// sin_cos
module sin_cos #(
	parameter	ASIZE	=	16,
	parameter	DSIZE	= 	16,
	parameter	RNUM	= 	16
)(
	input				clock 	,
	input [ASIZE-1:0]	angle   ,
	output[DSIZE-1:0]	cos		,
	output[DSIZE-1:0]	sin		
);
clock: 5.7 ns
lec_check: 0
cap_margin: 20
core_margin: 2
core_utilization: 72
cts_cluster_diameter: 170
place_density_lb_addon: 0.01
setup_slack_margin: 1.69
slew_margin: 20
run.sh (not shown) runs the stock make flow with config.mk's settings and CLKGATE_MAP_FILE=.
The starting point finished but failed the layout checks on setup timing.
Next try:
--- a/flow/config.mk
+++ b/flow/config.mk
@@ -7,2 +7,3 @@
 export LEC_CHECK = 0
+export ABC_AREA = 1
 export CAP_MARGIN = 20
@@ -10,5 +11,4 @@
 export CORE_UTILIZATION = 72
-export CTS_CLUSTER_DIAMETER = 170
-export PLACE_DENSITY_LB_ADDON = 0.01
-export SETUP_SLACK_MARGIN = 1.69
+export CTS_CLUSTER_SIZE = 91
+export PLACE_DENSITY_LB_ADDON = 0.28
 export SLEW_MARGIN = 20
==> flow/constraint.sdc (replaced) <==
create_clock -name core_clock -period 5.07 [get_ports {clock}]
set_input_delay 1.0140 -clock core_clock [delete_from_list [all_inputs] [get_ports {clock}]]
set_output_delay 1.0140 -clock core_clock [all_outputs]
set_load 0.01 [all_outputs]
After rerunning:
- The new run produced a layout that fails on setup timing
- via count rose by 36%
- first-iteration DRC count rose by 130%
- global-route usage rose by 6.7 points
- maximum frequency rose by 8.1%
- final area rose by 13%
- sequential share of layout area fell by 2.5 points
- non-clock buffer count rose by 232

sin_cos again, from the RTL that the note above started with.
Settings: LEC_CHECK=0, CAP_MARGIN=20, CORE_MARGIN=2, CORE_UTILIZATION=72, CTS_CLUSTER_SIZE=74, PLACE_DENSITY_LB_ADDON=0.0, SETUP_SLACK_MARGIN=1.39, SLEW_MARGIN=20; clock period 5.63 ns.
The starting point reached the layout checks and failed them: negative setup slack.
Change:
Settings changed: ABC_AREA set to 1, CORE_UTILIZATION 72 to 70, CTS_CLUSTER_SIZE 74 to unset, PLACE_DENSITY_LB_ADDON 0.0 to unset, SETUP_SLACK_MARGIN 1.39 to 1.14.
Clock period 5.63 ns to 6.55 ns, I/O delays scaled along.
This time the run ran to the end with no violations.
Worst hold slack gains 54 ps.
Critical path depth fell by 2.
Synthesized cell count rises by a quarter to a third.
Setup slack gets better by 1800 ps.
Register-to-register slack is better by 1800 ps.
Die size grows by roughly a tenth.
Cell count rose by a quarter to a third.
Change:
Settings changed: ABC_AREA 1 to unset, CORE_UTILIZATION 70 to 72, CTS_CLUSTER_DIAMETER set to 211, SETUP_SLACK_MARGIN 1.14 to 0.43.
Clock period 6.55 ns to 5.55 ns, I/O delays scaled along.
This time the run finished but failed the layout checks on negative setup slack; routed wire length went down by about 15%; maximum frequency went down by 14%; utilization went up by 7.4 points; global-route usage went down by 2.0 points; hold slack degrades by 28 ps; synthesized cell count went down by about 25%; register-to-register slack degrades by 1900 ps; sequential share of layout area went up by 0.66 points; area after synthesis went down by 8.6%.

run 1:
sin_cos again, from the RTL that the note above started with.
make LEC_CHECK=0 CAP_MARGIN=5 CELL_PAD_IN_SITES_DETAIL_PLACEMENT=1 CORE_MARGIN=9 CORE_UTILIZATION=30 CTS_CLUSTER_SIZE=89 GPL_ROUTABILITY_DRIVEN=0 GPL_TIMING_DRIVEN=0 SLEW_MARGIN=40 TNS_END_PERCENT=35 finish   # period 8.55 ns
Run 1 did not stop at any stage, and its layout met the timing, DRC and antenna checks.
### run 1 -> run 2
- CORE_UTILIZATION now 54, was 30
- TNS_END_PERCENT now 50, was 35
- CTS_CLUSTER_SIZE now 38, was 89
## What came out
Across run 1 and run 2, the outcome is the same: a clean finish for every run. Diff run 1 -> run 2: final critical-path setup slack moved down, measured slew at the worst slew-check pin moved down. Floorplan core density ended up 24 points higher on run 2 than on run 1. Diff run 1 -> run 2: utilization after layout climbed 26 points, quantity of gates resized following cts now sits higher. Overall via count from detail_route essentially unchanged between run 1 and run 2.
#### Input delta (run 3 over run 2)
- changing CAP_MARGIN from 5 to 20
- removing GPL_TIMING_DRIVEN (formerly 0)
- removing CTS_CLUSTER_SIZE (formerly 38)
- changing SLEW_MARGIN from 40 to 20
- removing TNS_END_PERCENT (formerly 50)
- changing CORE_UTILIZATION from 54 to 62
- removing GPL_ROUTABILITY_DRIVEN (formerly 0)
- changing CORE_MARGIN from 9 to 2
- removing CELL_PAD_IN_SITES_DETAIL_PLACEMENT (formerly 1)
- changing the clock period (ns, I/O delays scaled along) from 8.55 to 5.83
Results
Run 3 ended up with Y_reg[30] as its end of the critical path; run 2 ended up with X_reg[28].
Antenna cell count: run 2 and run 3 compared, lower one is run 3
Summary of run 3 over run 2: total number of vias went down, placement-stage worst setup slack went down, global router's overall resource usage went up, iteration count of the initial detailed-routing pass went up.
The layout from run 3, despite a flow that completed every stage, fails the layout checks, with the failing checks listed as setup timing.
Modified inputs, run 4 compared to run 3
- swapping 62 for 72 in CORE_UTILIZATION
- putting PLACE_DENSITY at 0.38 where nothing was set
- swapping 5.83 for 4.83 in the clock period (ns, I/O delays scaled along)
[summary]
- Run 4: complete, dirty (setup timing)
- Per the comparison of run 4 with run 3, count of non-CTS buffers in the layout now sits higher, wire length of the first global-routing pass now sits higher, routed wire length now sits higher, total core area now sits lower.
- Final cell area: run 4 above run 3
### run 4 -> run 5
- CORE_UTILIZATION now 71, was 72
- CTS_CLUSTER_SIZE now 91, previously not set
- PLACE_DENSITY no longer set, was 0.38
- ABC_AREA now 1, previously not set
- the clock period (ns, I/O delays scaled along) now 5.07, was 4.83
Findings:
As far as flip-flop and latch area is concerned, run 5 and run 4 perform about the same. Taking run 4 as the reference, in run 5 relative area change from synthesis to final layout went down 1.1 points; total routed wirelength went up about 18%. Run 5 has total cell area reported by yosys after synthesis above what run 4 had. The layout from run 5, despite a flow that completed every stage, fails the layout checks, with the failing checks listed as setup timing. Against run 4 as the reference, run 5 delivers a higher number of nets in the final layout. Compared with run 4, run 5 shows a higher total global routing track utilization. Run 4 → run 5: via count now larger, number of cells produced by synthesis now larger, highest cell delay on the worst timing path went down.
The following lists how run 6 was set up differently from run 5:
- swapping 71 for 40 in CORE_UTILIZATION
- clearing ABC_AREA, which used to be 1
- clearing CTS_CLUSTER_SIZE, which used to be 91
- swapping 5.07 for 3.76 in the clock period (ns, I/O delays scaled along)
Findings:
- After synthesis and placement, the instance count of run 6 is below that of run 5.
- Final area, run 5 and run 6: smaller value in run 6
- The flow for run 6 finished, though final verification flagged setup timing.
- Run 6 vs. run 5: area inside the core boundary higher; core occupancy in the finished layout lower.

Starting RTL as in the previous note.
==> flow/config.mk <==
export PLATFORM = sky130hd
export DESIGN_NAME = sin_cos
export DESIGN_NICKNAME = sin_cos
export VERILOG_FILES = /design/flow/design.v
export SDC_FILE = /design/flow/constraint.sdc
export NUM_CORES = 4
export LEC_CHECK = 0
export CAP_MARGIN = 35
export CORE_MARGIN = 2
export CORE_UTILIZATION = 72
export CTS_CLUSTER_DIAMETER = 103
export PLACE_DENSITY_LB_ADDON = 0.3
export SETUP_SLACK_MARGIN = 0.74
export SLEW_MARGIN = 20
==> flow/constraint.sdc <==
create_clock -name core_clock -period 4.94 [get_ports {clock}]
set_input_delay 0.9880 -clock core_clock [delete_from_list [all_inputs] [get_ports {clock}]]
set_output_delay 0.9880 -clock core_clock [all_outputs]
set_load 0.01 [all_outputs]
The starting point finished with negative setup slack left.
==> next run, changes <==
Settings changed: PLACE_DENSITY_LB_ADDON 0.3 to default, SETUP_SLACK_MARGIN 0.74 to -0.33.
The changed run finished but failed the layout checks on negative setup slack; wire length is lower by 13%; worst setup slack is better by 270 ps; register-to-register slack gains 270 ps; core utilization decreases by 0.20 points; clock skew goes up by 33 ps.

Starting RTL as in the previous note.
make LEC_CHECK=0 CAP_MARGIN=20 CORE_MARGIN=2 CORE_UTILIZATION=64 SETUP_SLACK_MARGIN=-0.33 SLEW_MARGIN=20 finish   # period 4.94 ns
The first run completed, yet does not pass: setup timing.
Next try:
CORE_UTILIZATION = 40   (was 64)
SETUP_SLACK_MARGIN = not set   (was -0.33)
clock period = 6.3 ns   (was 4.94 ns; I/O delays follow)
- Now the flow completed without violations
- critical path depth goes down by 2
- final area drops by a few percent
- global-route usage decreases by 12 points
- sequential cell count is unchanged
Next try:
CORE_UTILIZATION = 64   (was 40)
CTS_CLUSTER_SIZE = 96   (was not set)
PLACE_DENSITY = 0.35   (was not set)
clock period = 3.52 ns   (was 6.3 ns; I/O delays follow)
What happened:
- With this change the flow finished but fails on setup timing
- worst hold slack improved by 0.048 ns
- setup slack degrades by 2.9 ns
- cell area went up by 7.9%
- cell count is lower by 2.6%
- routed wire length came out higher by 8.7%
- register-to-register slack degrades by 2.9 ns
- sequential share of layout area drops by 1.5 points
- global-route usage goes up by 13 points
- critical path depth goes up by 2
Next try:
CORE_UTILIZATION = 66   (was 64)
CTS_CLUSTER_SIZE = not set   (was 96)
PLACE_DENSITY = not set   (was 0.35)
SETUP_SLACK_MARGIN = 1.39   (was not set)
clock period = 5.63 ns   (was 3.52 ns; I/O delays follow)
The new run completed, yet does not pass: setup timing.
Die size decreases by 3.0%.
Worst setup slack improved by 2.3 ns.
Final cell count decreases by 3.9%.
Cell area decreases by 3.4%.
Worst hold slack got worse by 0.017 ns.
Clock skew decreases by 0.028 ns.
Utilization decreases by 0.34 points.
Area after synthesis stays the same.
Critical path depth decreases by 3.

## job 9985
sin_cos again, from the RTL that the note above started with.
export LEC_CHECK = 0
export ABC_AREA = 1
export CAP_MARGIN = 40
export CORE_MARGIN = 2
export CORE_UTILIZATION = 72
export CTS_CLUSTER_DIAMETER = 106
export PLACE_DENSITY_LB_ADDON = 0.01
export SETUP_SLACK_MARGIN = -0.34
export SLEW_MARGIN = 20
create_clock -name core_clock -period 5.54 [get_ports {clock}]
Although it ran to completion, job 9985 produced a layout that fails the final checks because of setup timing.
Edits applied to the flow inputs when going from job 9985 to job 1904:
-- flow/config.mk --
<<< job 9985, line 9
export CAP_MARGIN = 40
>>> job 1904, line 9
export CAP_MARGIN = 35
<<< job 9985, line 12
export CTS_CLUSTER_DIAMETER = 106
export PLACE_DENSITY_LB_ADDON = 0.01
export SETUP_SLACK_MARGIN = -0.34
>>> job 1904, line 12
export CTS_CLUSTER_DIAMETER = 103
export CTS_CLUSTER_SIZE = 40
export SETUP_SLACK_MARGIN = -0.33
==> flow/constraint.sdc <==
create_clock -name core_clock -period 4.26 [get_ports {clock}]
set_input_delay 0.8520 -clock core_clock [delete_from_list [all_inputs] [get_ports {clock}]]
set_output_delay 0.8520 -clock core_clock [all_outputs]
set_load 0.01 [all_outputs]
Results
- Tool error ODB-0269 stopped job 1904 during 5_1_grt; no final results.
- Post-detailed-placement half-perimeter wirelength: job 1904 > job 9985
- Diff job 9985 -> job 1904: post-CTS setup repair buffer count moved up; synthesized-area fraction occupied by ao, oa, aoi and oai cells now sits at about the same level; average cell area after synthesis neither gained nor lost much; mapped cell area did not really move; H-tree depth reported by CTS went down 1.
- Job 1904 ends up with a number of cells in the design after placement that is 488 higher than in job 9985.
- Diff job 9985 -> job 1904 | final estimated routing congestion in global placement | up by a few percent
- Job 1904: number of gates resized after cts is 677 higher than what job 9985 reported.
> inputs changed (job 1904 -> job 4163)
-- flow/config.mk --
<<< job 1904, line 13
export CTS_CLUSTER_SIZE = 40
>>> job 4163, line 13
export CTS_CLUSTER_SIZE = 75
Notes after the runs:
- Number of H-tree levels ends up higher on job 1904.
- Job 4163 never completed, since it errored out during 5_1_grt.
- From job 1904 to job 4163, y dimension of the die did not move at all.
- Compared with job 1904, job 4163 shows number of CTS-inserted buffers lower by 23%.

Setup of v31:
sin_cos again, from the RTL that the note above started with.
make LEC_CHECK=0 ABC_AREA=1 CAP_MARGIN=20 CORE_MARGIN=2 CORE_UTILIZATION=72 CTS_CLUSTER_DIAMETER=211 PLACE_DENSITY_LB_ADDON=0.05 SETUP_SLACK_MARGIN=-0.42 SLEW_MARGIN=5 TNS_END_PERCENT=5 finish   # period 4.52 ns
Ran to the end and failed final checks on setup timing: v31.
Input-level comparison between v44 and v31:
# v31
export LEC_CHECK = 0
export ABC_AREA = 1
export CAP_MARGIN = 20
export CORE_MARGIN = 2
export CORE_UTILIZATION = 72
export CTS_CLUSTER_DIAMETER = 211
export PLACE_DENSITY_LB_ADDON = 0.05
export SETUP_SLACK_MARGIN = -0.42
export SLEW_MARGIN = 5
export TNS_END_PERCENT = 5
create_clock -name core_clock -period 4.52 [get_ports {clock}]
# v44
export LEC_CHECK = 0
export ABC_AREA = 0
export CAP_MARGIN = 20
export CORE_MARGIN = 2
export CORE_UTILIZATION = 72
export CTS_CLUSTER_DIAMETER = 211
export PLACE_DENSITY_LB_ADDON = 0.05
export SETUP_SLACK_MARGIN = -0.42
export SLEW_MARGIN = 5
export TNS_END_PERCENT = 5
create_clock -name core_clock -period 4.52 [get_ports {clock}]
==> comparison <==
Maximum single-stage delay on the critical path (lower): v31. Diff v31 -> v44: combined buffer and inverter count along the critical path shrank by 2, first-pass GRT wire length -96,000 um, clock latency on the worst-skew pair lower, setup slack fell by 0.82 ns, final critical-path required period climbed 0.82 ns. Layout checks on v44: not met. Flow itself completed; violations: setup timing. Compared with v31, v44 shows final design area excluding fillers that has gone down by a little under 10%.
For v43, these inputs were changed with respect to v44:
# v44
export LEC_CHECK = 0
export ABC_AREA = 0
export CAP_MARGIN = 20
export CORE_MARGIN = 2
export CORE_UTILIZATION = 72
export CTS_CLUSTER_DIAMETER = 211
export PLACE_DENSITY_LB_ADDON = 0.05
export SETUP_SLACK_MARGIN = -0.42
export SLEW_MARGIN = 5
export TNS_END_PERCENT = 5
create_clock -name core_clock -period 4.52 [get_ports {clock}]
# v43
export LEC_CHECK = 0
export ABC_AREA = 1
export CAP_MARGIN = 20
export CORE_MARGIN = 2
export CORE_UTILIZATION = 72
export CTS_CLUSTER_DIAMETER = 211
export PLACE_DENSITY_LB_ADDON = 0.05
export SETUP_SLACK_MARGIN = 1.39
export SLEW_MARGIN = 5
create_clock -name core_clock -period 4.86 [get_ports {clock}]
Notes after the runs:
Tool error ODB-0269 stopped v43 during global routing; no final results. v44 → v43: synthesized area saw an increase, Yosys chip area saw an increase. Row post-placement cell area: v43 higher / v44 lower. Compound-cell area share of the yosys netlist delta for v43 relative to v44: 3.4 points lower. Site row count of v43 exceeds that of v44 by a few percent. v43 ended up with a higher horizontal die dimension than v44 did.
What v13 does differently from v43 at the input level:
# v43
export LEC_CHECK = 0
export ABC_AREA = 1
export CAP_MARGIN = 20
export CORE_MARGIN = 2
export CORE_UTILIZATION = 72
export CTS_CLUSTER_DIAMETER = 211
export PLACE_DENSITY_LB_ADDON = 0.05
export SETUP_SLACK_MARGIN = 1.39
export SLEW_MARGIN = 5
create_clock -name core_clock -period 4.86 [get_ports {clock}]
# v13
export LEC_CHECK = 0
export CAP_MARGIN = 20
export CORE_MARGIN = 2
export CORE_UTILIZATION = 72
export CTS_CLUSTER_SIZE = 74
export PLACE_DENSITY_LB_ADDON = 0.0
export SETUP_SLACK_MARGIN = 1.63
export SLEW_MARGIN = 20
create_clock -name core_clock -period 5.63 [get_ports {clock}]
[summary]
The remaining runs in v43 and v13 completed every stage, whereas v43 halted early.
global routing: v43 exited with error
v13 finished every stage; the final checks, however, were not passed, the failures being setup timing.
Comparing final weighted congestion in routability-driven placement for v43 and v13, the smaller number came from v13.
Sort v43 and v13 by synthesized cell area, ascending, and v13 comes first.
Going from v43 to v13, distinct cell type count of the synthesized netlist grew by more than half.
Multiplexer share of the synthesized area: v13 > v43
The final reports for v13 and v43 show synthesized-area fraction occupied by ao, oa, aoi and oai cells higher in the former.
Compared with v43, die area in v13 decreased by a little under 10%.
Simple logic cell fraction of the synthesized area: v13 < v43
